**flow/config.mk**
```make
export PLATFORM = sky130hd
export DESIGN_NAME = breakout
export DESIGN_NICKNAME = breakout
export VERILOG_FILES = /design/flow/design.v
export SDC_FILE = /design/flow/constraint.sdc
export NUM_CORES = 4
export LEC_CHECK = 0
export ABC_AREA = 0
export CAP_MARGIN = 20
export CELL_PAD_IN_SITES_DETAIL_PLACEMENT = 2
export CORE_MARGIN = 2
export CORE_UTILIZATION = 31
export GPL_TIMING_DRIVEN = 0
export HOLD_SLACK_MARGIN = -0.03
export MIN_ROUTING_LAYER = met2
export PLACE_DENSITY_LB_ADDON = 0.28
export SLEW_MARGIN = 20
export TNS_END_PERCENT = 70
```
**flow/constraint.sdc**
```tcl
create_clock -name core_clock -period 17.2 [get_ports {clk}]
set_input_delay 3.4400 -clock core_clock [delete_from_list [all_inputs] [get_ports {clk}]]
set_output_delay 3.4400 -clock core_clock [all_outputs]
set_load 0.01 [all_outputs]
```
**flow/design.v**
```verilog
module signal_generator(input clk25,
       input rst,
       output hsyncOut,
       output vsyncOut,
       output [9:0] xposOut,
       output [9:0] yposOut);
reg
[9:0] xpos;
reg
[9:0] ypos;
wire
endline = (xpos == 799);
always
@(posedge clk25) begin
 if (rst || endline)
   xpos <= 0;
 else
   xpos <= xpos + 1;
end
always
@(posedge clk25) begin
 if (rst)
  ypos <= 0;
 else if (endline) begin
  if (ypos == 520)
   ypos <= 0;
  else
   ypos <= ypos + 1; 
 end
end
reg
hsync, vsync;
always
@(posedge clk25) begin
 if (rst) begin
 hsync <= 1'b1;
 vsync <= 1'b1;
 end else begin
 hsync <= ~(xpos > 664 && xpos
<= 759);   
 vsync <= ~(ypos == 490 || ypos ==
491);    
 end
end
assign
hsyncOut = hsync;
assign
vsyncOut = vsync;
assign
xposOut = xpos;
assign
yposOut = ypos;
endmodule
module game(input clk25,
    input rst,
    input [9:0] xpos,
    input [9:0] ypos,
    input rota,
    input rotb,
    input de,
    output red,
    output green,
    output blue);
reg [8:0] paddlePosition;
reg [27:0] counter;
always @(posedge clk25)
begin
 if (rst) begin
  counter <= 0;
  paddlePosition <= 160;
 end
 else begin
  counter <= counter + 1;
  if (counter == 250_000)
    begin
      counter <= 0;
if(rota || rotb)
begin
 if(rota) begin
  if(paddlePosition < 520)         
   paddlePosition <= paddlePosition + 3 ; 
 end
 else if(rotb) begin
  if(paddlePosition >= 0)         
   paddlePosition <= paddlePosition - 3;  
 end
end
end
 end
end
reg [9:0] ballX;
reg [8:0] ballY;
reg ballXpos, ballYpos;
reg Xbounce, Ybounce;
wire endOfFrame = (xpos == 0 && ypos == 480);
integer b; 
always @(posedge clk25) begin
 if (rst) begin
  ballX <= 0;
  ballY <= 0;
 end
 else if (endOfFrame) begin  
  if (ballX == 0 && ballY == 0) begin   
  ballX <= 25;
  ballY <= 280;  
  end
  else begin
   if (ballXpos ^ Xbounce) 
    ballX <= ballX + b;  
   else 
    ballX <= ballX - b;  
   if (ballYpos ^ Ybounce) 
    ballY <= ballY + b;   
   else
    ballY <= ballY - b;   
  end
 end 
end
reg [5:0] missTimer; 
reg brick_alive1;
reg brick_alive2;
reg brick_alive3;
reg brick_alive4;
reg brick_alive5;
reg brick_alive6;
reg brick_alive7;
reg brick_alive8;
reg brick_alive9; 
reg brick_alive10;
reg brick_alive11;
reg brick_alive12;
reg brick_alive13;
reg brick_alive14;
reg brick_alive15;
reg brick_alive16;
reg brick_alive17;
reg brick_alive18;
reg brick_alive19;
reg brick_alive20;
reg brick_alive21;
reg brick_alive22;
reg brick_alive23;
reg brick_alive24;
reg brick_alive25;
reg brick_alive26;
reg brick_alive27;
reg brick_alive28;
reg brick_alive29;
reg brick_alive30;
reg brick_alive31;
reg brick_alive32;
reg brick_alive33;
reg brick_alive34;
reg brick_alive35;
reg brick_alive36;
reg brick_alive37;
reg brick_alive38;  
reg brick_alive39;
reg brick_alive40;
reg brick_alive41;
reg brick_alive42;
reg brick_alive43;
reg brick_alive44;
reg brick_alive45; 
reg brick_alive46;
reg brick_alive47;
reg brick_alive48;
reg brick_alive49;
reg brick_alive50;
reg brick_alive51;
reg brick_alive52;
reg brick_alive53;
reg brick_alive54;
reg brick_alive55;
reg brick_alive56;
reg brick_alive57;
reg brick_alive58;
reg brick_alive59;
reg brick_alive60;
reg brick_alive61;
reg brick_alive62;
reg brick_alive63;
reg brick_alive64;
reg brick_alive65;
reg brick_alive66;
reg brick_alive67;
reg brick_alive68;
reg brick_alive69;
reg brick_alive70;
reg brick_alive71;
reg brick_alive72;
reg brick_alive73;
reg brick_alive74;
reg brick_alive75;
reg brick_alive76;
reg brick_alive77;
reg brick_alive78;
reg brick_alive79;
reg brick_alive80;
reg brick_alive81;
reg brick_alive82;
reg brick_alive83;
reg brick_alive84;
reg brick_alive85;
reg brick_alive86;
reg brick_alive87;
reg brick_alive88;
reg brick_alive89;
reg brick_alive90;
reg brick_alive91;
reg brick_alive92;
reg brick_alive93;
reg brick_alive94;
reg brick_alive95;
reg brick_alive96;
wire area = (xpos < 640 && ypos < 480);
wire top = (area && ypos <= 10);
wire bottom = (area && ypos >= 476);
wire left = (area && xpos <= 3);
wire right = (area && xpos >= 637);
wire border = (area && (left || right || top ));
wire brick1 = ((area && xpos >= 13 && xpos <=55 && ypos<=50 && ypos>=30)&& brick_alive1);
wire brick2 = ((area && xpos >= 65 && xpos <=107 && ypos<=50 && ypos>=30)&& brick_alive2);
wire brick3 = ((area && xpos >= 117 && xpos <=159 && ypos<=50 && ypos>=30)&& brick_alive3);
wire brick4 = ((area && xpos >= 169 && xpos <=211 && ypos<=50 && ypos>=30)&& brick_alive4);
wire brick5 = ((area && xpos >= 221 && xpos <=263 && ypos<=50 && ypos>=30)&& brick_alive5);
wire brick6 = ((area && xpos >= 273 && xpos <=315 && ypos<=50 && ypos>=30)&& brick_alive6);
wire brick7 = ((area && xpos >= 325 && xpos <=367 && ypos<=50 && ypos>=30)&& brick_alive7);
wire brick8 = ((area && xpos >= 377 && xpos <=419 && ypos<=50 && ypos>=30)&& brick_alive8);
wire brick9 = ((area && xpos >= 429 && xpos <=471 && ypos<=50 && ypos>=30)&& brick_alive9);
wire brick10 = ((area && xpos >= 481 && xpos <=523 && ypos<=50 && ypos>=30)&& brick_alive10);
wire brick11 = ((area && xpos >= 533 && xpos <=575 && ypos<=50 && ypos>=30)&& brick_alive11);
wire brick12 = ((area && xpos >= 585 && xpos <=627 && ypos<=50 && ypos>=30)&& brick_alive12);
wire brick13 = ((area && xpos >= 13 && xpos <=55 && ypos<=80 && ypos>=60)&& brick_alive13);
wire brick14 = ((area && xpos >= 65 && xpos <=107 && ypos<=80 && ypos>=60)&& brick_alive14);
wire brick15 = ((area && xpos >= 117 && xpos <=159 && ypos<=80 && ypos>=60)&& brick_alive15);
wire brick16 = ((area && xpos >= 169 && xpos <=211 && ypos<=80 && ypos>=60)&& brick_alive16);
wire brick17 = ((area && xpos >= 221 && xpos <=263 && ypos<=80 && ypos>=60)&& brick_alive17);
wire brick18 = ((area && xpos >= 273 && xpos <=315 && ypos<=80 && ypos>=60)&& brick_alive18);
wire brick19 = ((area && xpos >= 325 && xpos <=367 && ypos<=80 && ypos>=60)&& brick_alive19);
wire brick20 = ((area && xpos >= 377 && xpos <=419 && ypos<=80 && ypos>=60)&& brick_alive20);
wire brick21 = ((area && xpos >= 429 && xpos <=471 && ypos<=80 && ypos>=60)&& brick_alive21);
wire brick22 = ((area && xpos >= 481 && xpos <=523 && ypos<=80 && ypos>=60)&& brick_alive22);
wire brick23 = ((area && xpos >= 533 && xpos <=575 && ypos<=80 && ypos>=60)&& brick_alive23);
wire brick24 = ((area && xpos >= 585 && xpos <=627 && ypos<=80 && ypos>=60)&& brick_alive24);
wire brick25 = ((area && xpos >= 13 && xpos <=55 && ypos<=110 && ypos>=90)&& brick_alive25);
wire brick26 = ((area && xpos >= 65 && xpos <=107 && ypos<=110 && ypos>=90)&& brick_alive26);
wire brick27 = ((area && xpos >= 117 && xpos <=159 && ypos<=110 && ypos>=90)&& brick_alive27);
wire brick28 = ((area && xpos >= 169 && xpos <=211 && ypos<=110 && ypos>=90)&& brick_alive28);
wire brick29 = ((area && xpos >= 221 && xpos <=263 && ypos<=110 && ypos>=90)&& brick_alive29);
wire brick30 = ((area && xpos >= 273 && xpos <=315 && ypos<=110 && ypos>=90)&& brick_alive30);
wire brick31 = ((area && xpos >= 325 && xpos <=367 && ypos<=110 && ypos>=90)&& brick_alive31);
wire brick32 = ((area && xpos >= 377 && xpos <=419 && ypos<=110 && ypos>=90)&& brick_alive32);
wire brick33 = ((area && xpos >= 429 && xpos <=471 && ypos<=110 && ypos>=90)&& brick_alive33);
wire brick34 = ((area && xpos >= 481 && xpos <=523 && ypos<=110 && ypos>=90)&& brick_alive34);
wire brick35 = ((area && xpos >= 533 && xpos <=575 && ypos<=110 && ypos>=90)&& brick_alive35);
wire brick36 = ((area && xpos >= 585 && xpos <=627 && ypos<=110 && ypos>=90)&& brick_alive36);
wire brick37 = ((area && xpos >= 13 && xpos <=55 && ypos<=140 && ypos>=120)&& brick_alive37);
wire brick38 = ((area && xpos >= 65 && xpos <=107 && ypos<=140 && ypos>=120)&& brick_alive38);
wire brick39 = ((area && xpos >= 117 && xpos <=159 && ypos<=140 && ypos>=120)&& brick_alive39);
wire brick40 = ((area && xpos >= 169 && xpos <=211 && ypos<=140 && ypos>=120)&& brick_alive40);
wire brick41 = ((area && xpos >= 221 && xpos <=263 && ypos<=140 && ypos>=120)&& brick_alive41);
wire brick42 = ((area && xpos >= 273 && xpos <=315 && ypos<=140 && ypos>=120)&& brick_alive42);
wire brick43 = ((area && xpos >= 325 && xpos <=367 && ypos<=140 && ypos>=120)&& brick_alive43);
wire brick44 = ((area && xpos >= 377 && xpos <=419 && ypos<=140 && ypos>=120)&& brick_alive44);
wire brick45 = ((area && xpos >= 429 && xpos <=471 && ypos<=140 && ypos>=120)&& brick_alive45);
wire brick46 = ((area && xpos >= 481 && xpos <=523 && ypos<=140 && ypos>=120)&& brick_alive46);
wire brick47 = ((area && xpos >= 533 && xpos <=575 && ypos<=140 && ypos>=120)&& brick_alive47);
wire brick48 = ((area && xpos >= 585 && xpos <=627 && ypos<=140 && ypos>=120)&& brick_alive48);
wire brick49 = ((area && xpos >= 13 && xpos <=55 && ypos<=170 && ypos>=150)&& brick_alive49);
wire brick50 = ((area && xpos >= 65 && xpos <=107 && ypos<=170 && ypos>=150)&& brick_alive50);
wire brick51 = ((area && xpos >= 117 && xpos <=159 && ypos<=170 && ypos>=150)&& brick_alive51);
wire brick52 = ((area && xpos >= 169 && xpos <=211 && ypos<=170 && ypos>=150)&& brick_alive52);
wire brick53 = ((area && xpos >= 221 && xpos <=263 && ypos<=170 && ypos>=150)&& brick_alive53);
wire brick54 = ((area && xpos >= 273 && xpos <=315 && ypos<=170 && ypos>=150)&& brick_alive54);
wire brick55 = ((area && xpos >= 325 && xpos <=367 && ypos<=170 && ypos>=150)&& brick_alive55);
wire brick56 = ((area && xpos >= 377 && xpos <=419 && ypos<=170 && ypos>=150)&& brick_alive56);
wire brick57 = ((area && xpos >= 429 && xpos <=471 && ypos<=170 && ypos>=150)&& brick_alive57);
wire brick58 = ((area && xpos >= 481 && xpos <=523 && ypos<=170 && ypos>=150)&& brick_alive58);
wire brick59 = ((area && xpos >= 533 && xpos <=575 && ypos<=170 && ypos>=150)&& brick_alive59);
wire brick60 = ((area && xpos >= 585 && xpos <=627 && ypos<=170 && ypos>=150)&& brick_alive60);
wire brick61 = ((area && xpos >= 13 && xpos <=55 && ypos<=200 && ypos>=180)&& brick_alive61);
wire brick62 = ((area && xpos >= 65 && xpos <=107 && ypos<=200 && ypos>=180)&& brick_alive62);
wire brick63 = ((area && xpos >= 117 && xpos <=159 && ypos<=200 && ypos>=180)&& brick_alive63);
wire brick64 = ((area && xpos >= 169 && xpos <=211 && ypos<=200 && ypos>=180)&& brick_alive64);
wire brick65 = ((area && xpos >= 221 && xpos <=263 && ypos<=200 && ypos>=180)&& brick_alive65);
wire brick66 = ((area && xpos >= 273 && xpos <=315 && ypos<=200 && ypos>=180)&& brick_alive66);
wire brick67 = ((area && xpos >= 325 && xpos <=367 && ypos<=200 && ypos>=180)&& brick_alive67);
wire brick68 = ((area && xpos >= 377 && xpos <=419 && ypos<=200 && ypos>=180)&& brick_alive68);
wire brick69 = ((area && xpos >= 429 && xpos <=471 && ypos<=200 && ypos>=180)&& brick_alive69);
wire brick70 = ((area && xpos >= 481 && xpos <=523 && ypos<=200 && ypos>=180)&& brick_alive70);
wire brick71 = ((area && xpos >= 533 && xpos <=575 && ypos<=200 && ypos>=180)&& brick_alive71);
wire brick72 = ((area && xpos >= 585 && xpos <=627 && ypos<=200 && ypos>=180)&& brick_alive72);
wire brick73 = ((area && xpos >= 13 && xpos <=55 && ypos<=230 && ypos>=210)&& brick_alive73);
wire brick74 = ((area && xpos >= 65 && xpos <=107 && ypos<=230 && ypos>=210)&& brick_alive74);
wire brick75 = ((area && xpos >= 117 && xpos <=159 && ypos<=230 && ypos>=210)&& brick_alive75);
wire brick76 = ((area && xpos >= 169 && xpos <=211 && ypos<=230 && ypos>=210)&& brick_alive76);
wire brick77 = ((area && xpos >= 221 && xpos <=263 && ypos<=230 && ypos>=210)&& brick_alive77);
wire brick78 = ((area && xpos >= 273 && xpos <=315 && ypos<=230 && ypos>=210)&& brick_alive78);
wire brick79 = ((area && xpos >= 325 && xpos <=367 && ypos<=230 && ypos>=210)&& brick_alive79);
wire brick80 = ((area && xpos >= 377 && xpos <=419 && ypos<=230 && ypos>=210)&& brick_alive80);
wire brick81 = ((area && xpos >= 429 && xpos <=471 && ypos<=230 && ypos>=210)&& brick_alive81);
wire brick82 = ((area && xpos >= 481 && xpos <=523 && ypos<=230 && ypos>=210)&& brick_alive82);
wire brick83 = ((area && xpos >= 533 && xpos <=575 && ypos<=230 && ypos>=210)&& brick_alive83);
wire brick84 = ((area && xpos >= 585 && xpos <=627 && ypos<=230 && ypos>=210)&& brick_alive84);
wire brick85 = ((area && xpos >= 13 && xpos <=55 && ypos<=260 && ypos>=240)&& brick_alive85);
wire brick86 = ((area && xpos >= 65 && xpos <=107 && ypos<=260 && ypos>=240)&& brick_alive86);
wire brick87 = ((area && xpos >= 117 && xpos <=159 && ypos<=260 && ypos>=240)&& brick_alive87);
wire brick88 = ((area && xpos >= 169 && xpos <=211 && ypos<=260 && ypos>=240)&& brick_alive88);
wire brick89 = ((area && xpos >= 221 && xpos <=263 && ypos<=260 && ypos>=240)&& brick_alive89);
wire brick90 = ((area && xpos >= 273 && xpos <=315 && ypos<=260 && ypos>=240)&& brick_alive90);
wire brick91 = ((area && xpos >= 325 && xpos <=367 && ypos<=260 && ypos>=240)&& brick_alive91);
wire brick92 = ((area && xpos >= 377 && xpos <=419 && ypos<=260 && ypos>=240)&& brick_alive92);
wire brick93 = ((area && xpos >= 429 && xpos <=471 && ypos<=260 && ypos>=240)&& brick_alive93);
wire brick94 = ((area && xpos >= 481 && xpos <=523 && ypos<=260 && ypos>=240)&& brick_alive94);
wire brick95 = ((area && xpos >= 533 && xpos <=575 && ypos<=260 && ypos>=240)&& brick_alive95);
wire brick96 = ((area && xpos >= 585 && xpos <=627 && ypos<=260 && ypos>=240)&& brick_alive96);
integer a;
wire paddle = (xpos >= paddlePosition+4 && xpos <= paddlePosition+80+a && ypos >= 440 && ypos <= 447); 
wire ball = (xpos >= ballX && xpos <= ballX+5 && ypos >= ballY && ypos <= ballY+5); 
wire background = (area && !(border || paddle || ball));
wire missed = area && missTimer != 0;
assign red   = { missed || border || paddle || ball || brick1 || brick2 || brick3 || brick4 || brick5 || brick6 || brick7 || brick8 
                                                 || brick9 || brick10 || brick11 || brick12 || brick13 || brick14 || brick15 || brick16 
                 || brick17 || brick18 || brick19 || brick20 || brick21 || brick22 || brick23 || brick24 
                 || brick73 || brick74 || brick75 || brick76 || brick77 || brick78 || brick79 || brick80 
                 || brick81 || brick82 || brick83 || brick84 || brick85 || brick86 || brick87 || brick88 
                 || brick89 || brick90 || brick91 || brick92 || brick93 || brick94 || brick95 || brick96};
assign green = {  missed ||  border || paddle ||ball || brick25 || brick26 || brick27 || brick28 || brick29 || brick32
                 || brick33 || brick34 || brick35 || brick36 || brick37 || brick38 || brick39 || brick40 
                 || brick41 || brick42 || brick43 || brick44 || brick45 || brick46 || brick47 || brick48 
                 || brick49 || brick50 || brick51 || brick52 || brick53 || brick54 || brick55 || brick56 
                 || brick57 || brick58 || brick59 || brick60 || brick61 || brick62 || brick63 || brick64 
                 || brick65 || brick66 || brick67 || brick68 || brick69 || brick70 || brick71 || brick72 
                 || brick73 || brick74 || brick75 || brick76 || brick77 || brick78 || brick79 || brick80 
                 || brick81 || brick82 || brick83 || brick84 || brick85 || brick86 || brick87 || brick88 
                 || brick89 || brick90 || brick91 || brick92 || brick93 || brick94 || brick95 || brick96 };
assign blue  = {  missed ||  border || paddle || ball || brick25 || brick26 || brick27 || brick28 || brick29 || brick30 || brick31 || brick32 
                 || brick33 || brick34 || brick35 || brick36 || brick37 || brick38 || brick39 || brick40 
               || brick41 || brick42 || brick43 || brick44 || brick45 || brick46 || brick47 || brick48};
always @(posedge clk25) begin
 if (rst) begin
  Xbounce <= 0;
  Ybounce <= 0;
  ballXpos <= 1;
  ballYpos <= 1;
  missTimer <= 0;
a=4;
b=3;
brick_alive1=1;
brick_alive2=1;
brick_alive3=1;
brick_alive4=1;
brick_alive5=1;
brick_alive6=1;
brick_alive7=1;
brick_alive8=1;
brick_alive9=1;
brick_alive10=1;
brick_alive11=1;
brick_alive12=1;
brick_alive13=1;
brick_alive14=1;
brick_alive15=1;
brick_alive16=1;
brick_alive17=1;
brick_alive18=1;
brick_alive19=1;
brick_alive20=1;
brick_alive21=1;
brick_alive22=1;
brick_alive23=1;
brick_alive24=1;
brick_alive25=1;
brick_alive26=1;
brick_alive27=1;
brick_alive28=1;
brick_alive29=1;
brick_alive30=1;
brick_alive31=1;
brick_alive32=1;
brick_alive33=1;
brick_alive34=1;
brick_alive35=1;
brick_alive36=1;
brick_alive37=1;
brick_alive38=1;
brick_alive39=1;
brick_alive40=1;
brick_alive41=1;
brick_alive42=1;
brick_alive43=1;
brick_alive44=1;
brick_alive45=1;
brick_alive46=1;
brick_alive47=1;
brick_alive48=1;
brick_alive49=1;
brick_alive50=1;
brick_alive51=1;
brick_alive52=1;
brick_alive53=1;
brick_alive54=1;
brick_alive55=1;
brick_alive56=1;
brick_alive57=1;
brick_alive58=1;
brick_alive59=1;
brick_alive60=1;
brick_alive61=1;
brick_alive62=1;
brick_alive63=1;
brick_alive64=1;
brick_alive65=1;
brick_alive66=1;
brick_alive67=1;
brick_alive68=1;
brick_alive69=1;
brick_alive70=1;
brick_alive71=1;
brick_alive72=1;
brick_alive73=1;
brick_alive74=1;
brick_alive75=1;
brick_alive76=1;
brick_alive77=1;
brick_alive78=1;
brick_alive79=1;
brick_alive80=1;
brick_alive81=1;
brick_alive82=1;
brick_alive83=1;
brick_alive84=1;
brick_alive85=1;
brick_alive86=1;
brick_alive87=1;
brick_alive88=1;
brick_alive89=1;
brick_alive90=1;
brick_alive91=1;
brick_alive92=1;
brick_alive93=1;
brick_alive94=1;
brick_alive95=1;
brick_alive96=1;
 end
 else if (!endOfFrame) begin
  if (ball && (left || right))
   Xbounce <= 1;
  if (ball && (top || bottom || (paddle && ballYpos)))
   Ybounce <= 1;
  if (ball && bottom)
   missTimer <= 60; 
   if (de==1'b1) begin
a=4;
b=3;
brick_alive1=1;
brick_alive2=1;
brick_alive3=1;
brick_alive4=1;
brick_alive5=1;
brick_alive6=1;
brick_alive7=1;
brick_alive8=1;
brick_alive9=1; 
brick_alive10=1;
brick_alive11=1;
brick_alive12=1;
brick_alive13=1;
brick_alive14=1;
brick_alive15=1;
brick_alive16=1;
brick_alive17=1;
brick_alive18=1;
brick_alive19=1;
brick_alive20=1;
brick_alive21=1;
brick_alive22=1;
brick_alive23=1;
brick_alive24=1;
brick_alive25=1;
brick_alive26=1;
brick_alive27=1;
brick_alive28=1;
brick_alive29=1;
brick_alive30=1;
brick_alive31=1;
brick_alive32=1;
brick_alive33=1;
brick_alive34=1;
brick_alive35=1;
brick_alive36=1;
brick_alive37=1;
brick_alive38=1;  
brick_alive39=1;
brick_alive40=1;
brick_alive41=1;
brick_alive42=1;
brick_alive43=1;
brick_alive44=1;
brick_alive45=1; 
brick_alive46=1;
brick_alive47=1;
brick_alive48=1;
brick_alive49=1;
brick_alive50=1;
brick_alive51=1;
brick_alive52=1;
brick_alive53=1;
brick_alive54=1;
brick_alive55=1;
brick_alive56=1;
brick_alive57=1;
brick_alive58=1;
brick_alive59=1;
brick_alive60=1;
brick_alive61=1;
brick_alive62=1;
brick_alive63=1;
brick_alive64=1;
brick_alive65=1;
brick_alive66=1;
brick_alive67=1;
brick_alive68=1;
brick_alive69=1;
brick_alive70=1;
brick_alive71=1;
brick_alive72=1;
brick_alive73=1;
brick_alive74=1;
brick_alive75=1;
brick_alive76=1;
brick_alive77=1;
brick_alive78=1;
brick_alive79=1;
brick_alive80=1;
brick_alive81=1;
brick_alive82=1;
brick_alive83=1;
brick_alive84=1;
brick_alive85=1;
brick_alive86=1;
brick_alive87=1;
brick_alive88=1;
brick_alive89=1;
brick_alive90=1;
brick_alive91=1;
brick_alive92=1;
brick_alive93=1;
brick_alive94=1;
brick_alive95=1;
brick_alive96=1;
   end
     if (ball && (area && xpos >= 13 && xpos <=55 && ypos<=50 && ypos>=30)) 
     brick_alive1 = 0;
     if (ball && (area && xpos >= 65 && xpos <=107 && ypos<=50 && ypos>=30)) 
     brick_alive2=0;
     if (ball&& (area && xpos >= 117 && xpos <=159 && ypos<=50 && ypos>=30))
     brick_alive3=0;
     if ( ball && (area && xpos >= 169 && xpos <=211 && ypos<=50 && ypos>=30)) 
    brick_alive4=0;
     if ( ball && (area && xpos >= 221 && xpos <=263 && ypos<=50 && ypos>=30)) 
    brick_alive5=0;
     if ( ball&& (area && xpos >= 273 && xpos <=315 && ypos<=50 && ypos>=30)) 
    brick_alive6=0;
     if (ball&& (area && xpos >= 325 && xpos <=367 && ypos<=50 && ypos>=30)) begin
    brick_alive7=0;
    end
     if ( ball&& (area && xpos >= 377 && xpos <=419 && ypos<=50 && ypos>=30)) begin
    brick_alive8=0;
    end
     if ( ball&& (area && xpos >= 429 && xpos <=471 && ypos<=50 && ypos>=30)) begin
    brick_alive9=0;
    end
     if ( ball && (area && xpos >= 481 && xpos <=523 && ypos<=50 && ypos>=30)) begin
    brick_alive10=0;
    end
     if ( ball && (area && xpos >= 533 && xpos <=575 && ypos<=50 && ypos>=30)) begin
    brick_alive11=0;
    end
     if ( ball && (area && xpos >= 585 && xpos <=627 && ypos<=50 && ypos>=30)) begin
    brick_alive12=0;
    end
     if (ball && (area && xpos >= 13 && xpos <=55 && ypos<=80 && ypos>=60))begin
     brick_alive13 = 0;
    end
     if (ball && (area && xpos >= 65 && xpos <=107 && ypos<=80 && ypos>=60)) begin
     brick_alive14=0;
    end
     if (ball&& (area && xpos >= 117 && xpos <=159 && ypos<=80 && ypos>=60))begin
     brick_alive15=0;
    end
     if ( ball && (area && xpos >= 169 && xpos <=211 && ypos<=80 && ypos>=60)) begin
    brick_alive16=0;
    end
     if ( ball && (area && xpos >= 221 && xpos <=263 && ypos<=80 && ypos>=60)) begin
    brick_alive17=0;
    end
     if ( ball&& (area && xpos >= 273 && xpos <=315 && ypos<=80 && ypos>=60)) begin
    brick_alive18=0;
    end
     if (ball&& (area && xpos >= 325 && xpos <=367 && ypos<=80 && ypos>=60)) begin
    brick_alive19=0;
    end
     if ( ball&& (area && xpos >= 377 && xpos <=419 && ypos<=80 && ypos>=60)) begin
    brick_alive20=0;
    end
     if ( ball&& (area && xpos >= 429 && xpos <=471 && ypos<=80 && ypos>=60)) begin
    brick_alive21=0;
    end
     if ( ball && (area && xpos >= 481 && xpos <=523 && ypos<=80 && ypos>=60)) begin
    brick_alive22=0;
    end
     if ( ball && (area && xpos >= 533 && xpos <=575 && ypos<=80 && ypos>=60)) begin
    brick_alive23=0;
    end
     if ( ball && (area && xpos >= 585 && xpos <=627 && ypos<=80 && ypos>=60)) begin
    brick_alive24=0;
    end
     if (ball && (area && xpos >= 13 && xpos <=55 && ypos<=110 && ypos>=90)) begin
     brick_alive25 = 0;
    end
     if (ball && (area && xpos >= 65 && xpos <=107 && ypos<=110 && ypos>=90)) begin
     brick_alive26=0;
    end
     if (ball&& (area && xpos >= 117 && xpos <=159 && ypos<=110 && ypos>=90))begin
     brick_alive27=0;
    end
     if ( ball && (area && xpos >= 169 && xpos <=211 && ypos<=110 && ypos>=90)) begin
    brick_alive28=0;
    end
     if ( ball && (area && xpos >= 221 && xpos <=263 && ypos<=110 && ypos>=90)) begin
    brick_alive29=0;
    end
     if ( ball&& (area && xpos >= 273 && xpos <=315 && ypos<=110 && ypos>=90)) begin
    brick_alive30=0;
    a=40;
    end
     if (ball&& (area && xpos >= 325 && xpos <=367 && ypos<=110 && ypos>=90)) begin
    brick_alive31=0;
    b=5;
    end
     if ( ball&& (area && xpos >= 377 && xpos <=419 && ypos<=110 && ypos>=90)) begin
    brick_alive32=0;
    end
     if ( ball&& (area && xpos >= 429 && xpos <=471 && ypos<=110 && ypos>=90)) begin
    brick_alive33=0;
    end
     if ( ball && (area && xpos >= 481 && xpos <=523 && ypos<=110 && ypos>=90)) begin
    brick_alive34=0;
    end
     if ( ball && (area && xpos >= 533 && xpos <=575 && ypos<=110 && ypos>=90)) begin
    brick_alive35=0;
    end
     if ( ball && (area && xpos >= 585 && xpos <=627 && ypos<=110 && ypos>=90)) begin
    brick_alive36=0;
    end
     if (ball && (area && xpos >= 13 && xpos <=55 && ypos<=140 && ypos>=120))begin
     brick_alive37 = 0;
    end
     if (ball && (area && xpos >= 65 && xpos <=107 && ypos<=140 && ypos>=120)) begin
     brick_alive38=0;
    end
     if (ball&& (area && xpos >= 117 && xpos <=159 && ypos<=140 && ypos>=120))begin
     brick_alive39=0;
    end
     if ( ball && (area && xpos >= 169 && xpos <=211 && ypos<=140 && ypos>=120)) begin
    brick_alive40=0;
    end
     if ( ball && (area && xpos >= 221 && xpos <=263 && ypos<=140 && ypos>=120)) begin
    brick_alive41=0;
    end
     if ( ball&& (area && xpos >= 273 && xpos <=315 && ypos<=140 && ypos>=120)) begin
    brick_alive42=0;
    end
     if (ball&& (area && xpos >= 325 && xpos <=367 && ypos<=140 && ypos>=120)) begin
    brick_alive43=0;
    end
     if ( ball&& (area && xpos >= 377 && xpos <=419 && ypos<=140 && ypos>=120)) begin
    brick_alive44=0;
    end
     if ( ball&& (area && xpos >= 429 && xpos <=471 && ypos<=140 && ypos>=120)) begin
    brick_alive45=0;
    end
     if ( ball && (area && xpos >= 481 && xpos <=523 && ypos<=140 && ypos>=120)) begin
    brick_alive46=0;
    end
     if ( ball && (area && xpos >= 533 && xpos <=575 && ypos<=140 && ypos>=120)) begin
    brick_alive47=0;
    end
     if ( ball && (area && xpos >= 585 && xpos <=627 && ypos<=140 && ypos>=120)) begin
    brick_alive48=0;
    end
     if (ball && (area && xpos >= 13 && xpos <=55 && ypos<=170 && ypos>=150)) begin
     brick_alive49 = 0;
    end
     if (ball && (area && xpos >= 65 && xpos <=107 && ypos<=170 && ypos>=150)) begin
     brick_alive50=0;
    end
     if (ball&& (area && xpos >= 117 && xpos <=159 && ypos<=170 && ypos>=150))begin
     brick_alive51=0;
    end
     if ( ball && (area && xpos >= 169 && xpos <=211 && ypos<=170 && ypos>=150)) begin
    brick_alive52=0;
    end
     if ( ball && (area && xpos >= 221 && xpos <=263 && ypos<=170 && ypos>=150)) begin
    brick_alive53=0;
    end
     if ( ball&& (area && xpos >= 273 && xpos <=315 && ypos<=170 && ypos>=150)) begin
    brick_alive54=0;
    end
     if (ball&& (area && xpos >= 325 && xpos <=367 && ypos<=170 && ypos>=150)) begin
    brick_alive55=0;
    end
     if ( ball&& (area && xpos >= 377 && xpos <=419 && ypos<=170 && ypos>=150)) begin
    brick_alive56=0;
    end
     if ( ball&& (area && xpos >= 429 && xpos <=471 && ypos<=170 && ypos>=150)) begin
    brick_alive57=0;
    end
     if ( ball && (area && xpos >= 481 && xpos <=523 && ypos<=170 && ypos>=150)) begin
    brick_alive58=0;
    end
     if ( ball && (area && xpos >= 533 && xpos <=575 && ypos<=170 && ypos>=150)) begin
    brick_alive59=0;
    end
     if ( ball && (area && xpos >= 585 && xpos <=627 && ypos<=170 && ypos>=150)) begin
    brick_alive60=0;
    end
     if (ball && (area && xpos >= 13 && xpos <=55 && ypos<=200 && ypos>=180)) begin
     brick_alive61 = 0;
    end
     if (ball && (area && xpos >= 65 && xpos <=107 && ypos<=200 && ypos>=180)) begin
     brick_alive62=0;
    end
     if (ball&& (area && xpos >= 117 && xpos <=159 && ypos<=200 && ypos>=180))begin
     brick_alive63=0;
    end
     if ( ball && (area && xpos >= 169 && xpos <=211 && ypos<=200 && ypos>=180)) begin
    brick_alive64=0;
    end
     if ( ball && (area && xpos >= 221 && xpos <=263 && ypos<=200 && ypos>=180)) begin
    brick_alive65=0;
    end
     if ( ball&& (area && xpos >= 273 && xpos <=315 && ypos<=200 && ypos>=180)) begin
    brick_alive66=0;
    end
     if (ball&& (area && xpos >= 325 && xpos <=367 && ypos<=200 && ypos>=180)) begin
    brick_alive67=0;
    end
     if ( ball&& (area && xpos >= 377 && xpos <=419 && ypos<=200 && ypos>=180)) begin
    brick_alive68=0;
    end
     if ( ball&& (area && xpos >= 429 && xpos <=471 && ypos<=200 && ypos>=180)) begin
    brick_alive69=0;   
    end
     if ( ball && (area && xpos >= 481 && xpos <=523 && ypos<=200 && ypos>=180)) begin
    brick_alive70=0;
    end
     if ( ball && (area && xpos >= 533 && xpos <=575 && ypos<=200 && ypos>=180)) begin
    brick_alive71=0;
    end
     if ( ball && (area && xpos >= 585 && xpos <=627 && ypos<=200 && ypos>=180)) begin
    brick_alive72=0;
    end
     if (ball && (area && xpos >= 13 && xpos <=55 && ypos<=230 && ypos>=210)) begin
     brick_alive73 =0;
    end
     if (ball && (area && xpos >= 65 && xpos <=107 && ypos<=230 && ypos>=210)) begin
     brick_alive74=0;
    end
     if (ball&& (area && xpos >= 117 && xpos <=159 && ypos<=230 && ypos>=210))begin
     brick_alive75=0;
    end
     if ( ball && (area && xpos >= 169 && xpos <=211 && ypos<=230 && ypos>=210)) begin
    brick_alive76=0;
    end
     if ( ball && (area && xpos >= 221 && xpos <=263 && ypos<=230 && ypos>=210)) begin
    brick_alive77=0;
    end
     if ( ball&& (area && xpos >= 273 && xpos <=315 && ypos<=230 && ypos>=210)) begin
    brick_alive78=0;
    end
     if (ball&& (area && xpos >= 325 && xpos <=367 && ypos<=230 && ypos>=210)) begin
    brick_alive79=0;
    end
     if ( ball&& (area && xpos >= 377 && xpos <=419 && ypos<=230 && ypos>=210)) begin
    brick_alive80=0;
    end
     if ( ball&& (area && xpos >= 429 && xpos <=471 && ypos<=230 && ypos>=210)) begin
    brick_alive81=0;
    end
     if ( ball && (area && xpos >= 481 && xpos <=523 && ypos<=230 && ypos>=210)) begin
    brick_alive82=0;
    end
     if ( ball && (area && xpos >= 533 && xpos <=575 && ypos<=230 && ypos>=210)) begin
    brick_alive83=0;
    end
     if ( ball && (area && xpos >= 585 && xpos <=627 && ypos<=230 && ypos>=210)) begin
    brick_alive84=0;
    end
     if (ball && (area && xpos >= 13 && xpos <=55 && ypos<=260 && ypos>=240)) begin
     brick_alive85 = 0;
    end
     if (ball && (area && xpos >= 65 && xpos <=107 && ypos<=260 && ypos>=240)) begin
     brick_alive86=0;
    end
     if (ball&& (area && xpos >= 117 && xpos <=159 && ypos<=260 && ypos>=240))begin
     brick_alive87=0;
    end
     if ( ball && (area && xpos >= 169 && xpos <=211 && ypos<=260 && ypos>=240)) begin
    brick_alive88=0;
    end
     if ( ball && (area && xpos >= 221 && xpos <=263 && ypos<=260 && ypos>=240)) begin
    brick_alive89=0;
    end
     if ( ball&& (area && xpos >= 273 && xpos <=315 && ypos<=260 && ypos>=240)) begin
    brick_alive90=0;
    end
     if (ball&& (area && xpos >= 325 && xpos <=367 && ypos<=260 && ypos>=240)) begin
    brick_alive91=0;
    end
     if ( ball&& (area && xpos >= 377 && xpos <=419 && ypos<=260 && ypos>=240)) begin
    brick_alive92=0;
    end
     if ( ball&& (area && xpos >= 429 && xpos <=471 && ypos<=260 && ypos>=240)) begin
    brick_alive93=0;
    end
     if ( ball && (area && xpos >= 481 && xpos <=523 && ypos<=260 && ypos>=240)) begin
    brick_alive94=0;
    end
     if ( ball && (area && xpos >= 533 && xpos <=575 && ypos<=260 && ypos>=240)) begin
    brick_alive95=0;
    end
     if ( ball && (area && xpos >= 585 && xpos <=627 && ypos<=260 && ypos>=240)) begin
    brick_alive96=0;
    end    
 end
  else begin
  if (ballX == 0 && ballY == 0) begin 
   ballXpos <= 1;
   ballYpos <= 1;
   Xbounce <= 0;
   Ybounce <= 0;
  end 
  else begin
   if (Xbounce)
    ballXpos <= ~ballXpos;
   if (Ybounce)
    ballYpos <= ~ballYpos;   
   Xbounce <= 0;  
   Ybounce <= 0;  
   if (missTimer != 0)
    missTimer <= missTimer - 1;
  end
 end
end  
endmodule
module breakout(
    input  clk,
    input  rst,
    input  rota,
    input  rotb,
    input  de,
    output red,
    output green,
    output blue,
    output hsync,
    output vsync
    );
wire [9:0] xpos;
wire [9:0] ypos;
signal_generator signal_generator_inst(clk, rst, hsync, vsync, xpos, ypos);
game game_inst(clk, rst, xpos, ypos, ~rota, ~rotb, ~de, red, green, blue);
endmodule
```
**flow/run.sh**
```bash
#!/bin/bash
# the make line also repeats each setting of config.mk as NAME=value (left out here)
make -C /OpenROAD-flow-scripts/flow DESIGN_CONFIG=/design/flow/config.mk WORK_HOME=/design/flow/orfs CLKGATE_MAP_FILE= finish
```
==> run summary, run 1 <==
via count of the first global-routing pass: 16,964
fin crit period: 9.885 ns
Synth Instances: 1,324
post-route DRC violation count: 0
initial drt markers: 3,336
first-pass GRT wire length: 67,030 um
cell type with the highest occurrence count on the critical path: o21ai_0
routability cong.: 0.9508
TritonCTS clock tree: done
portion of total power attributed to combinational logic: 0.068
wire length reported by the detailed router: 43,280 um
final critical-path setup slack: 7.315 ns
number of placed I/O pins: 10
RR Startpoint: game_inst.ballX[0]
end of the worst hold path: game_inst.brick_alive7
top cells by count, synth: dfxtp_1 (186), nor2_1 (154), a21oi_1 (112)
startpoint of the most critical setup path: game_inst.a[2]
sinks on the clock net: 186
cells traversed along the worst timing path: ha_1, inv_1, fa_1, nor2_1, a21oi_1, nor2b_1, o21ai_0, o21ai_0, a21oi_1, xor2_1, ha_1, nand2_1, o21ai_0, a21oi_1, o211a_1, nor4_1, nor4b_1, o21ai_0, clkdlybuf4s50_1
Worst R2R Setup Slack: 12.34 ns
post-synthesis simple-gate area fraction: 0.2086
cts repair resizes: 0
Core Footprint: 35,400 sq um
maximum number of pins on one net before global-route repair: 21
DIE HEIGHT: 192.9 um
sum of internal, switching and leakage power: 0.9214 mW
Internal Power: 0.6517 mW
setup repair after global routing missed its margin: no
kind of end point of the critical path: output port
most common cell in the netlist: dfxtp_1
antenna violations before repair: 0
Max Cap Violations: 0
Rel. slew slack: 0.1280
capture point of the worst path: blue
number of synthesis warnings: 2
total power per unit cell area: 74.58 nW/um^2
vias after detailed routing: 14,727
netlist area before placement: 11,060 sq um
row count: 69
number of hold-repair buffers added at the cts stage: 0
antenna-violating nets left: 0
# Cells Yosys: 1,324
EDFF count, synth: 0
largest stage delay on the critical path: 1.00 ns
largest combinational cell category by area: AND-OR/OR-AND gates
worst reg-to-reg path cell count: 13
number of synthesized register bits: 186
count of buffer and inverter cells on the critical path: 2
P_sw: 0.2697 mW
root buffer cell: clkbuf_16
startpoint type of the worst setup path: flop
MUX share of area: 0.005429
total gr overflow: 0
final cell count without fillers: 1,827
# setup viols final: 0
Synth async-reset ratio: 0
Worst path depth: 19
part of the total power dissipated in the clock network: 0.460
Switching Fraction: 0.2927
xor/xnor cell area share of the yosys netlist: 0.07363
cell type contributing the most total cell area after synthesis: dfxtp_1
Hold Path Origin: game_inst.brick_alive7
number of warnings in the stage logs: 37
GR Util All Layers: 0.3578
total combinational power: 0.0628 mW
area share, top type: 0.3366
cts bufs inserted: 17
number of buffers added on ports: 9
power in sequential cells: 0.435 mW
number of levels in the clock H-tree: 4
worst-case hold slack: 0.4825 ns
cell family with most CP delay: simple AND/OR/NAND/NOR gates
mean number of vias per cell: 8.061
Top cells by area: dfxtp_1 (34%), ha_1 (11%), nor2_1 (5.2%)
detail-routed net length per standard cell: 23.69 um
post-synth area from yosys stat: 11,060 sq um
Total Negative Setup Slacks: 0 ns
worst-case vdd ir drop: 0.00005623 V
Sequential Power Share: 0.472
final tally of hold violations: 0
Worst-Skew Late Latency: 0.48 ns
Main synth FF type: dfxtp_1
data required time of the critical path: 13.76 ns
data arrival time at the worst-slack endpoint: 6.45 ns
Core Util at FP: 0.3125
total count of max-transition violations in the final report: 0
DIE AREA: 37,210 sq um
sequential share of the synthesized area: 0.3366
transition time of the tightest slew-check pin: 1.296 ns
maximum number of buffers from clock root to sink: 2
die width: 192.9 um
worst-case setup slack after placement: 8.359 ns
Setup Buffers After CTS: 0
worst r2r dst: game_inst.brick_alive41
Max Freq: 101.2 MHz
Post-Syn Area per Cell: 8.355 sq um
fin crit share: 0.5747
cell leakage power: 4.431 nW
area growth from synthesis to layout: 11.68%
power group with the largest share: registers
critical-path maximum fanout: 3
placed instance count: 1,794
number of filler instances in the final layout: 4,027
reported clock group power: 0.424 mW
status: no timing/DRC/antenna violations
DP HPWL: 29,630 um
clock slew seen by the registers of the worst setup and hold paths: 0.08 ns
first-pass iteration count of the detailed router: 20
post-synthesis share of cell area spent on and-or and or-and gates: 0.2155
Post-Synth Adder-Cell Area: 0.1192
slowest stage cell, crit path: nor4_1
critical path class: flop to output port
Hold Path Cell Cnt: 1
Cell variety after synth: 77
Mapped Nets: 1,432
largest clock skew in the final design: 0.02191 ns
# nets final: 1,460
Tightest Hold Check Type: flop to flop
layout make-up:
cell class                      instances  area, sq um  area share
Clock buffer                           18        439.2     0.03555
Antenna cell                            1        2.502   0.0002026
Timing Repair Buffer                    9        90.09    0.007292
Clock inverter                         14        166.4     0.01347
Buffer                                 62        240.2     0.01945
Inverter                               57        214.0     0.01732
Multi-Input combinational cell       1019         6902      0.5586
Tap cell                              461        576.8     0.04669
Sequential cell                       186         3724      0.3014
metrics by stage:
stage,utilization,area (sq um)
detailed placement,0.3317,11740
CTS,0.3489,12350
global route,0.3490,12350
finish,0.3490,12350
global placement,0.3314,11730
floorplan,-,11060
per-layer routing:
layer | part of all wire | global-route usage | wire [um] | up-vias
met5 | 0.0045 | 0.09947 | 195 | -
met4 | 0.12 | 0.1064 | 5377 | 13
met3 | 0.38 | 0.4386 | 16410 | 684
met2 | 0.49 | 0.4422 | 21290 | 4388
met1 | 0 | - | 0 | 4826
li1 | - | - | - | 4816
==> inputs of run 2 (changes only) <==
CELL_PAD_IN_SITES_DETAIL_PLACEMENT = default   (was 2)
CTS_CLUSTER_DIAMETER = 99   (was default)
CTS_CLUSTER_SIZE = 89   (was default)
GPL_ROUTABILITY_DRIVEN = 1   (was default)
GPL_TIMING_DRIVEN = 1   (was 0)
HOLD_SLACK_MARGIN = default   (was -0.03)
MIN_ROUTING_LAYER = default   (was met2)
PLACE_DENSITY = 0.35   (was default)
PLACE_DENSITY_LB_ADDON = default   (was 0.28)
SETUP_SLACK_MARGIN = -1.79   (was default)
SLEW_MARGIN = 25   (was 20)
TNS_END_PERCENT = default   (was 70)
clock period = 18.1 ns   (was 17.2 ns; I/O delays follow)
==> run summary, run 2 <==
status: no timing/DRC/antenna violations
Post-Synth Adder-Cell Area: 0.1192
most common cell in the netlist: dfxtp_1
cts bufs inserted: 17
RR Startpoint: game_inst.ballX[0]
slowest stage cell, crit path: nor4b_1
cts repair resizes: 0
count of buffer and inverter cells on the critical path: 1
Top cells by area: dfxtp_1 (34%), ha_1 (11%), nor2_1 (5.2%)
power group with the largest share: registers
post-synthesis simple-gate area fraction: 0.2086
TritonCTS clock tree: done
xor/xnor cell area share of the yosys netlist: 0.07363
Mapped Nets: 1,432
worst-case vdd ir drop: 0.00006442 V
P_sw: 0.2239 mW
area share, top type: 0.3366
total power per unit cell area: 70.47 nW/um^2
Max Freq: 111.6 MHz
first-pass iteration count of the detailed router: 5
netlist area before placement: 11,060 sq um
die width: 192.9 um
Rel. slew slack: 0.3392
end of the worst hold path: game_inst.brick_alive12
largest stage delay on the critical path: 0.73 ns
top cells by count, synth: dfxtp_1 (186), nor2_1 (154), a21oi_1 (112)
total combinational power: 0.0522 mW
power in sequential cells: 0.413 mW
kind of end point of the critical path: output port
Worst R2R Setup Slack: 14.46 ns
worst r2r dst: game_inst.brick_alive4
# nets final: 1,420
worst-case hold slack: 0.4639 ns
area growth from synthesis to layout: 11.47%
Setup Buffers After CTS: 0
number of placed I/O pins: 10
Synth async-reset ratio: 0
detail-routed net length per standard cell: 19.66 um
data arrival time at the worst-slack endpoint: 5.34 ns
cell type contributing the most total cell area after synthesis: dfxtp_1
largest clock skew in the final design: 0.01750 ns
Main synth FF type: dfxtp_1
cell leakage power: 4.454 nW
data required time of the critical path: 14.48 ns
worst reg-to-reg path cell count: 14
antenna-violating nets left: 0
startpoint of the most critical setup path: game_inst.paddlePosition[4]
fin crit share: 0.4952
part of the total power dissipated in the clock network: 0.464
maximum number of pins on one net before global-route repair: 95
Worst-Skew Late Latency: 0.45 ns
transition time of the tightest slew-check pin: 0.9858 ns
fin crit period: 8.964 ns
cell type with the highest occurrence count on the critical path: a21oi_1
startpoint type of the worst setup path: flop
GR Util All Layers: 0.1954
# setup viols final: 0
number of buffers added on ports: 9
first-pass GRT wire length: 55,030 um
number of synthesized register bits: 186
Hold Path Cell Cnt: 1
clock slew seen by the registers of the worst setup and hold paths: 0.07 ns
root buffer cell: clkbuf_16
MUX share of area: 0.005429
Switching Fraction: 0.2576
number of warnings in the stage logs: 38
post-synthesis share of cell area spent on and-or and or-and gates: 0.2155
Tightest Hold Check Type: flop to flop
mean number of vias per cell: 5.320
Synth Instances: 1,324
# Cells Yosys: 1,324
Sequential Power Share: 0.476
Core Util at FP: 0.3125
total count of max-transition violations in the final report: 0
total inserted antenna cells: 0
number of hold-repair buffers added at the cts stage: 0
Cell variety after synth: 77
Post-Syn Area per Cell: 8.355 sq um
cell family with most CP delay: AND-OR/OR-AND gates
number of levels in the clock H-tree: 4
critical-path maximum fanout: 10
DP HPWL: 25,000 um
Total Negative Setup Slacks: 0 ns
number of synthesis warnings: 2
number of filler instances in the final layout: 3,770
capture point of the worst path: blue
post-route DRC violation count: 0
Internal Power: 0.6451 mW
antenna violations before repair: 0
initial drt markers: 649
routability cong.: 0.7792
sinks on the clock net: 186
final tally of hold violations: 0
critical path class: flop to output port
total gr overflow: 0
DIE AREA: 37,210 sq um
post-synth area from yosys stat: 11,060 sq um
maximum number of buffers from clock root to sink: 2
vias after detailed routing: 9,502
reported clock group power: 0.404 mW
sequential share of the synthesized area: 0.3366
portion of total power attributed to combinational logic: 0.060
largest combinational cell category by area: AND-OR/OR-AND gates
wire length reported by the detailed router: 35,110 um
DIE HEIGHT: 192.9 um
Max Cap Violations: 0
EDFF count, synth: 0
Worst path depth: 17
cells traversed along the worst timing path: ha_1, ha_1, a21oi_1, nor2b_1, o21ai_0, o21ai_0, a21oi_1, xor2_1, ha_1, nand4_1, a21oi_1, a21oi_1, o211a_1, nor4_1, nor4b_1, o21ai_0, clkdlybuf4s50_1
Hold Path Origin: game_inst.brick_alive12
via count of the first global-routing pass: 9,244
Core Footprint: 35,400 sq um
row count: 69
setup repair after global routing missed its margin: no
run 2: area by class of cell:
class                      instances  area [sq um]  share of cell area
inverter                          57         214.0             0.01735
clock inverter                    12         162.7             0.01319
sequential                       186          3724              0.3020
tap                              461         576.8             0.04678
multi-input combinational       1019          6938              0.5627
clock buffer                      20         456.7             0.03704
timing repair buffer              31         259.0             0.02100
run 2: through the flow:
stage	instances	power [mW]	worst slack [ns]	area, sq um	utilization
final	1786	0.8689	9.136	12330	0.3484
after global routing	1786	0.9077	8.775	12330	0.3484
after CTS	1786	0.8878	9.215	12320	0.3480
after detailed placement	1754	0.4752	9.732	11700	0.3305
after global placement	1754	0.4761	9.770	11700	0.3305
after floorplan	1324	0.4573	11.24	11060	-
run 2: layer usage:
metal	global-route usage	part of all wire
met1	0.2707	0.50
met2	0.3219	0.47
met3	0.02910	0.026
met4	0.04079	0.0096
met5	0	0
==> inputs of run 3 (changes only) <==
ABC_AREA = default   (was 0)
CORE_UTILIZATION = 59   (was 31)
CTS_CLUSTER_DIAMETER = default   (was 99)
CTS_CLUSTER_SIZE = default   (was 89)
GPL_ROUTABILITY_DRIVEN = default   (was 1)
GPL_TIMING_DRIVEN = default   (was 1)
PLACE_DENSITY = default   (was 0.35)
SETUP_SLACK_MARGIN = default   (was -1.79)
SLEW_MARGIN = 20   (was 25)
==> run summary, run 3 <==
status: no timing/DRC/antenna violations
total power per unit cell area: 70.71 nW/um^2
Core Util at FP: 0.5954
xor/xnor cell area share of the yosys netlist: 0.07363
cell family with most CP delay: AND-OR/OR-AND gates
first-pass GRT wire length: 47,510 um
routability cong.: 0.8905
Total Negative Setup Slacks: 0 ns
startpoint type of the worst setup path: flop
fin crit share: 0.4801
number of levels in the clock H-tree: 4
initial drt markers: 853
power group with the largest share: registers
Internal Power: 0.6172 mW
area growth from synthesis to layout: 8.257%
Sequential Power Share: 0.488
cell leakage power: 4.407 nW
DP HPWL: 20,200 um
startpoint of the most critical setup path: game_inst.paddlePosition[4]
sinks on the clock net: 186
end of the worst hold path: game_inst.counter[0]
total inserted antenna cells: 0
slowest stage cell, crit path: nor4b_1
Main synth FF type: dfxtp_1
wire length reported by the detailed router: 28,830 um
area share, top type: 0.3366
detail-routed net length per standard cell: 18.58 um
Switching Fraction: 0.2712
EDFF count, synth: 0
number of hold-repair buffers added at the cts stage: 0
DIE HEIGHT: 140.9 um
largest combinational cell category by area: AND-OR/OR-AND gates
sum of internal, switching and leakage power: 0.8468 mW
total gr overflow: 0
Mapped Nets: 1,432
final tally of hold violations: 0
setup repair after global routing missed its margin: no
data required time of the critical path: 14.48 ns
post-synthesis simple-gate area fraction: 0.2086
transition time of the tightest slew-check pin: 1.067 ns
top cells by count, synth: dfxtp_1 (186), nor2_1 (154), a21oi_1 (112)
worst-case vdd ir drop: 0.00005311 V
fin crit period: 8.689 ns
data arrival time at the worst-slack endpoint: 5.07 ns
most common cell in the netlist: dfxtp_1
GR Util All Layers: 0.2990
maximum number of pins on one net before global-route repair: 95
capture point of the worst path: blue
Max Freq: 115.1 MHz
kind of end point of the critical path: output port
# nets final: 1,412
largest clock skew in the final design: 0.01617 ns
Core Footprint: 18,580 sq um
Tightest Hold Check Type: flop to flop
netlist area before placement: 11,060 sq um
Post-Syn Area per Cell: 8.355 sq um
Worst R2R Setup Slack: 14.36 ns
Worst path depth: 17
number of synthesis warnings: 2
post-synth area from yosys stat: 11,060 sq um
Top cells by area: dfxtp_1 (34%), ha_1 (11%), nor2_1 (5.2%)
row count: 50
critical path class: flop to output port
maximum number of buffers from clock root to sink: 2
post-route DRC violation count: 0
die width: 140.9 um
antenna violations before repair: 0
Hold Path Origin: game_inst.counter[0]
Cell variety after synth: 77
clock slew seen by the registers of the worst setup and hold paths: 0.08 ns
# setup viols final: 0
top sig layer: met4
via count of the first global-routing pass: 9,108
Rel. slew slack: 0.2861
vias after detailed routing: 9,581
antenna-violating nets left: 0
MUX share of area: 0.005429
worst r2r dst: game_inst.ballY[8]
P_sw: 0.2296 mW
portion of total power attributed to combinational logic: 0.057
number of warnings in the stage logs: 39
TritonCTS clock tree: done
cts bufs inserted: 17
number of buffers added on ports: 9
RR Startpoint: game_inst.ballYpos
Max Cap Violations: 0
sum of routed wire segments on met1: 13,720 um
root buffer cell: clkbuf_16
Synth async-reset ratio: 0
part of the total power dissipated in the clock network: 0.455
met3 layer wire length in the routed design: 1701 um
number of synthesized register bits: 186
first-pass iteration count of the detailed router: 6
power in sequential cells: 0.413 mW
Post-Synth Adder-Cell Area: 0.1192
total met2 wirelength after detailed routing: 12,780 um
total combinational power: 0.0483 mW
critical-path maximum fanout: 10
DIE AREA: 19,860 sq um
# Cells Yosys: 1,324
Worst-Skew Late Latency: 0.45 ns
cts repair resizes: 0
Synth Instances: 1,324
number of filler instances in the final layout: 1,623
Hold Path Cell Cnt: 1
cells traversed along the worst timing path: ha_1, ha_1, a21oi_1, nor2b_1, o21ai_0, o21ai_0, a21oi_1, xor2_1, ha_1, nand4_1, a21oi_1, a21oi_1, o211a_1, nor4_1, nor4b_1, o21ai_0, clkdlybuf4s50_1
reported clock group power: 0.385 mW
post-synthesis share of cell area spent on and-or and or-and gates: 0.2155
cell type contributing the most total cell area after synthesis: dfxtp_1
count of buffer and inverter cells on the critical path: 1
Setup Buffers After CTS: 0
largest stage delay on the critical path: 0.59 ns
sequential share of the synthesized area: 0.3366
total count of max-transition violations in the final report: 0
cell type with the highest occurrence count on the critical path: a21oi_1
worst reg-to-reg path cell count: 11
number of placed I/O pins: 10
mean number of vias per cell: 6.177
## run 3: per-layer routing
layer / GRT usage / up-vias
li1: - / 4787
met1: 0.4259 / 4464
met2: 0.4675 / 285
met3: 0.04654 / 45
met4: 0.09421 / 0
met5: 0 / -
## run 3: cell type report
class | instances | area (sq um) | area share
clock buffer | 17 | 425.4 | 0.03552
multi-input combinational | 1019 | 6929 | 0.5786
inverter | 57 | 214.0 | 0.01787
clock inverter | 15 | 195.2 | 0.01630
tap | 234 | 292.8 | 0.02445
sequential | 186 | 3724 | 0.3109
timing repair buffer | 23 | 195.2 | 0.01630
## run 3: per-stage QoR
| stage | utilization | hold slack [ns] | cell area, sq um | instances | worst slack, ns |
|---|---|---|---|---|---|
| after floorplan | - | 0.4258 | 11060 | 1324 | 11.24 |
| after global placement | 0.6103 | 0.4435 | 11340 | 1518 | 10.15 |
| after detailed placement | 0.6103 | 0.4500 | 11340 | 1518 | 9.957 |
| after CTS | 0.6437 | 0.4661 | 11960 | 1550 | 9.472 |
| after global routing | 0.6445 | 0.4871 | 11980 | 1551 | 9.185 |
| final | 0.6445 | 0.4635 | 11980 | 1551 | 9.411 |
==> inputs of run 4 (changes only) <==
ABC_AREA = 0   (was default)
CAP_MARGIN = 30   (was 20)
CORE_UTILIZATION = 68   (was 59)
CTS_CLUSTER_SIZE = 80   (was default)
HOLD_SLACK_MARGIN = 0.3   (was default)
SETUP_SLACK_MARGIN = 4.4   (was default)
clock period = 16.3 ns   (was 18.1 ns; I/O delays follow)
==> run summary, run 4 <==
power in sequential cells: 0.459 mW
number of levels in the clock H-tree: 4
fin crit share: 0.5241
via count of the first global-routing pass: 9,401
netlist area before placement: 11,060 sq um
# setup viols final: 0
startpoint type of the worst setup path: flop
total gr overflow: 0
cts repair resizes: 0
most common cell in the netlist: dfxtp_1
final tally of hold violations: 0
total power per unit cell area: 78.78 nW/um^2
row count: 46
maximum number of pins on one net before global-route repair: 95
Tightest Hold Check Type: flop to flop
number of synthesis warnings: 2
post-synthesis simple-gate area fraction: 0.2086
worst r2r dst: game_inst.brick_alive10
DIE HEIGHT: 131.5 um
sequential share of the synthesized area: 0.3366
portion of total power attributed to combinational logic: 0.058
total combinational power: 0.0548 mW
cell type contributing the most total cell area after synthesis: dfxtp_1
post-synth area from yosys stat: 11,060 sq um
Core Footprint: 15,890 sq um
kind of end point of the critical path: output port
sinks on the clock net: 186
Max Cap Violations: 0
critical path class: flop to output port
setup repair after global routing missed its margin: no
number of warnings in the stage logs: 39
Synth async-reset ratio: 0
Main synth FF type: dfxtp_1
MUX share of area: 0.005429
Worst path depth: 19
vias after detailed routing: 9,919
EDFF count, synth: 0
largest clock skew in the final design: 0.01280 ns
# Cells Yosys: 1,324
Mapped Nets: 1,432
Max Freq: 117.0 MHz
Setup Buffers After CTS: 0
total count of max-transition violations in the final report: 0
area growth from synthesis to layout: 8.246%
number of placed I/O pins: 10
transition time of the tightest slew-check pin: 0.9962 ns
worst reg-to-reg path cell count: 14
cell type with the highest occurrence count on the critical path: a21oi_1
reported clock group power: 0.430 mW
critical-path maximum fanout: 8
maximum number of buffers from clock root to sink: 2
largest combinational cell category by area: AND-OR/OR-AND gates
number of buffers added on ports: 9
post-synthesis share of cell area spent on and-or and or-and gates: 0.2155
cell leakage power: 4.427 nW
DP HPWL: 19,950 um
fin crit period: 8.544 ns
antenna violations before repair: 0
area share, top type: 0.3366
cell family with most CP delay: simple AND/OR/NAND/NOR gates
P_sw: 0.2453 mW
routability cong.: 0.9297
worst-case vdd ir drop: 0.00007820 V
placed instance area: 11,350 sq um
number of hold-repair buffers added at the cts stage: 0
capture point of the worst path: blue
xor/xnor cell area share of the yosys netlist: 0.07363
post-route DRC violation count: 0
power group with the largest share: registers
DIE AREA: 17,300 sq um
Hold Path Origin: game_inst.brick_alive4
first-pass GRT wire length: 47,620 um
Rel. slew slack: 0.3359
Worst-Skew Late Latency: 0.45 ns
Worst R2R Setup Slack: 12.83 ns
TritonCTS clock tree: done
cts bufs inserted: 17
Hold Path Cell Cnt: 1
RR Startpoint: game_inst.ballX[0]
first-pass iteration count of the detailed router: 6
mean number of vias per cell: 6.462
data required time of the critical path: 13.04 ns
# nets final: 1,414
cells traversed along the worst timing path: ha_1, inv_1, fa_1, nor2_1, a21oi_1, nor2b_1, o21ai_0, o21ai_0, a21oi_1, xor2_1, ha_1, nand4_1, a21oi_1, a21oi_1, o211a_1, nor4_1, nor4b_1, o21ai_0, clkdlybuf4s50_1
slowest stage cell, crit path: nor4b_1
root buffer cell: clkbuf_16
Sequential Power Share: 0.486
Cell variety after synth: 77
Internal Power: 0.6980 mW
largest stage delay on the critical path: 0.81 ns
Core Util at FP: 0.6964
number of synthesized register bits: 186
wire length reported by the detailed router: 28,960 um
initial drt markers: 898
clock slew seen by the registers of the worst setup and hold paths: 0.08 ns
startpoint of the most critical setup path: game_inst.paddlePosition[2]
GR Util All Layers: 0.3376
Switching Fraction: 0.2601
status: no timing/DRC/antenna violations
Post-Syn Area per Cell: 8.355 sq um
data arrival time at the worst-slack endpoint: 5.28 ns
antenna-violating nets left: 0
die width: 131.5 um
part of the total power dissipated in the clock network: 0.455
Post-Synth Adder-Cell Area: 0.1192
total inserted antenna cells: 0
detail-routed net length per standard cell: 18.86 um
end of the worst hold path: game_inst.brick_alive4
Synth Instances: 1,324
Top cells by area: dfxtp_1 (34%), ha_1 (11%), nor2_1 (5.2%)
design area: 11,970 sq um
top cells by count, synth: dfxtp_1 (186), nor2_1 (154), a21oi_1 (112)
count of buffer and inverter cells on the critical path: 2
Total Negative Setup Slacks: 0 ns
## run 4: cell type report
class	count	area (sq um)
multi-input cells	1019	6929
inverters	57	214.0
flip-flops and latches	186	3724
well taps	216	270.3
fillers	1249	3911
repair buffers	25	217.7
clock inverters	15	193.9
clock buffers	17	425.4
## run 4: per-layer routing
metal | GRT usage | vias to the layer above | part of all wire | wire length [um]
met5 | 0 | - | 0 | 0
met3 | 0.05440 | 71 | 0.070 | 2013
met4 | 0.1232 | 0 | 0.028 | 799
met1 | 0.4463 | 4696 | 0.44 | 12620
met2 | 0.5582 | 368 | 0.47 | 13520
li1 | - | 4784 | - | -
## run 4: stage by stage
stage               std cells  hold WS, ns  setup WS (ns)  utilization  power [mW]
floorplan                1324       0.4258          9.800            -      0.5078
global placement         1501       0.4423          8.470       0.7129      0.5213
detailed placement       1502       0.4516          8.404       0.7143      0.5227
CTS                      1534       0.4692          7.924       0.7533      0.9448
global route             1535       0.4867          7.406       0.7538      0.9719
finish                   1535       0.4670          7.756       0.7538      0.9433
==> inputs of run 5 (changes only) <==
ABC_AREA = default   (was 0)
CAP_MARGIN = 20   (was 30)
CORE_UTILIZATION = 70   (was 68)
CTS_CLUSTER_SIZE = default   (was 80)
HOLD_SLACK_MARGIN = default   (was 0.3)
SETUP_SLACK_MARGIN = 1.95   (was 4.4)
clock period = 7.37 ns   (was 16.3 ns; I/O delays follow)
==> run summary, run 5 <==
xor/xnor cell area share of the yosys netlist: 0.07363
post-route DRC violation count: 0
sum of internal, switching and leakage power: 2.098 mW
Sequential Power Share: 0.484
slowest stage cell, crit path: dfxtp_4
number of warnings in the stage logs: 40
power in sequential cells: 1.01 mW
Core Footprint: 15,310 sq um
routability cong.: 0.9008
Total Negative Setup Slacks: 0 ns
Max Freq: 182.1 MHz
setup repair after global routing missed its margin: yes
worst-case vdd ir drop: 0.0001948 V
detail-routed net length per standard cell: 19.26 um
vias after detailed routing: 10,159
area growth from synthesis to layout: 10.01%
kind of end point of the critical path: output port
sinks on the clock net: 186
fin crit period: 5.491 ns
Post-Syn Area per Cell: 8.355 sq um
largest combinational cell category by area: AND-OR/OR-AND gates
Worst path depth: 18
fin crit share: 0.7450
total count of max-transition violations in the final report: 0
die width: 129.7 um
Hold Path Origin: game_inst.brick_alive7
antenna violations before repair: 0
GR Util All Layers: 0.3547
Rel. slew slack: 0.2805
netlist area before placement: 11,060 sq um
capture point of the worst path: green
Tightest Hold Check Type: flop to flop
# setup viols final: 0
Worst R2R Setup Slack: 3.84 ns
number of filler instances in the final layout: 1,096
P_sw: 0.5217 mW
total combinational power: 0.122 mW
worst reg-to-reg path cell count: 9
root buffer cell: clkbuf_16
multi-input combinational cell area: 7049 sq um
maximum number of pins on one net before global-route repair: 95
maximum number of buffers from clock root to sink: 2
Hold Path Cell Cnt: 1
critical-path maximum fanout: 8
sequential standard cell area: 3747 sq um
most common cell in the netlist: dfxtp_1
Max Cap Violations: 0
portion of total power attributed to combinational logic: 0.058
cell type contributing the most total cell area after synthesis: dfxtp_1
sequential share of the synthesized area: 0.3366
Post-Synth Adder-Cell Area: 0.1192
end of the worst hold path: game_inst.brick_alive7
count of buffer and inverter cells on the critical path: 2
power group with the largest share: registers
initial drt markers: 1,347
RR Startpoint: signal_generator_inst.xpos[8]
clock slew seen by the registers of the worst setup and hold paths: 0.07 ns
wire length reported by the detailed router: 29,640 um
Internal Power: 1.576 mW
DIE HEIGHT: 129.7 um
first-pass GRT wire length: 47,260 um
Mapped Nets: 1,432
# nets final: 1,423
total power per unit cell area: 172.4 nW/um^2
Core Util at FP: 0.7223
largest clock skew in the final design: 0.01003 ns
cell leakage power: 4.480 nW
critical path class: flop to output port
cell type with the highest occurrence count on the critical path: a21oi_2
Worst-Skew Late Latency: 0.45 ns
Synth async-reset ratio: 0
MUX share of area: 0.005429
DIE AREA: 16,820 sq um
number of buffers added on ports: 9
Main synth FF type: dfxtp_1
top cells by count, synth: dfxtp_1 (186), nor2_1 (154), a21oi_1 (112)
Synth Instances: 1,324
worst r2r dst: game_inst.ballX[9]
row count: 45
status: no timing/DRC/antenna violations
largest stage delay on the critical path: 0.38 ns
via count of the first global-routing pass: 9,436
Cell variety after synth: 77
# Cells Yosys: 1,324
startpoint type of the worst setup path: flop
post-synthesis simple-gate area fraction: 0.2086
transition time of the tightest slew-check pin: 1.079 ns
TritonCTS clock tree: done
final tally of hold violations: 0
total gr overflow: 0
part of the total power dissipated in the clock network: 0.458
data arrival time at the worst-slack endpoint: 4.02 ns
Top cells by area: dfxtp_1 (34%), ha_1 (11%), nor2_1 (5.2%)
cell family with most CP delay: simple AND/OR/NAND/NOR gates
first-pass iteration count of the detailed router: 6
reported clock group power: 0.961 mW
data required time of the critical path: 5.90 ns
Switching Fraction: 0.2487
post-synthesis share of cell area spent on and-or and or-and gates: 0.2155
number of synthesis warnings: 2
area share, top type: 0.3366
post-synth area from yosys stat: 11,060 sq um
number of levels in the clock H-tree: 4
startpoint of the most critical setup path: game_inst.paddlePosition[3]
cells traversed along the worst timing path: ha_1, a21oi_1, nor2_1, a21oi_2, nor2_1, o21ai_0, nand3_1, nand2_1, ha_1, nand4_1, a21oi_2, a21oi_2, o211a_1, nor4_4, nor4b_4, buf_4, nand4_1, buf_2
cts bufs inserted: 17
mean number of vias per cell: 6.601
number of synthesized register bits: 186
antenna-violating nets left: 0
number of placed I/O pins: 10
EDFF count, synth: 0
total inserted antenna cells: 0
DP HPWL: 19,930 um
-- run 5: per-layer routing --
| layer | part of all wire | GRT usage |
|---|---|---|
| met1 | 0.41 | 0.4657 |
| met5 | 0 | 0 |
| met4 | 0.039 | 0.1543 |
| met3 | 0.097 | 0.07585 |
| met2 | 0.45 | 0.5670 |
-- run 5: stage by stage --
| stage | hold WS, ns | worst slack (ns) | utilization | cell area, sq um | std cells |
|---|---|---|---|---|---|
| after global placement | 0.4382 | 1.622 | 0.7400 | 11330 | 1498 |
| after global routing | 0.4783 | 1.715 | 0.7946 | 12170 | 1539 |
| final | 0.4680 | 1.879 | 0.7946 | 12170 | 1539 |
| after detailed placement | 0.4503 | 1.492 | 0.7400 | 11330 | 1498 |
| after floorplan | 0.4258 | 2.656 | - | 11060 | 1324 |
| after CTS | 0.4701 | 1.950 | 0.7885 | 12080 | 1535 |
-- run 5: what timing repair did --
| item | CTS | global route |
|---|---|---|
| endpoints found under the hold margin | 0 | 0 |
| hold buffers | 0 | 0 |
| endpoints found under the setup margin | 3 | 3 |
| setup buffers | 5 | 4 |
| pin swaps | 5 | 8 |
| gates resized | 27 | 24 |
-- run 5: final cells by class --
type	instances	area share
flip-flops and latches	186	0.3079
well taps	211	0.02169
multi-input cells	1019	0.5793
clock inverters	13	0.01491
inverters	57	0.01758
clock buffers	19	0.03640
repair buffers	34	0.02221
Power figures rest on the tool's default switching activity, not on a simulated workload.
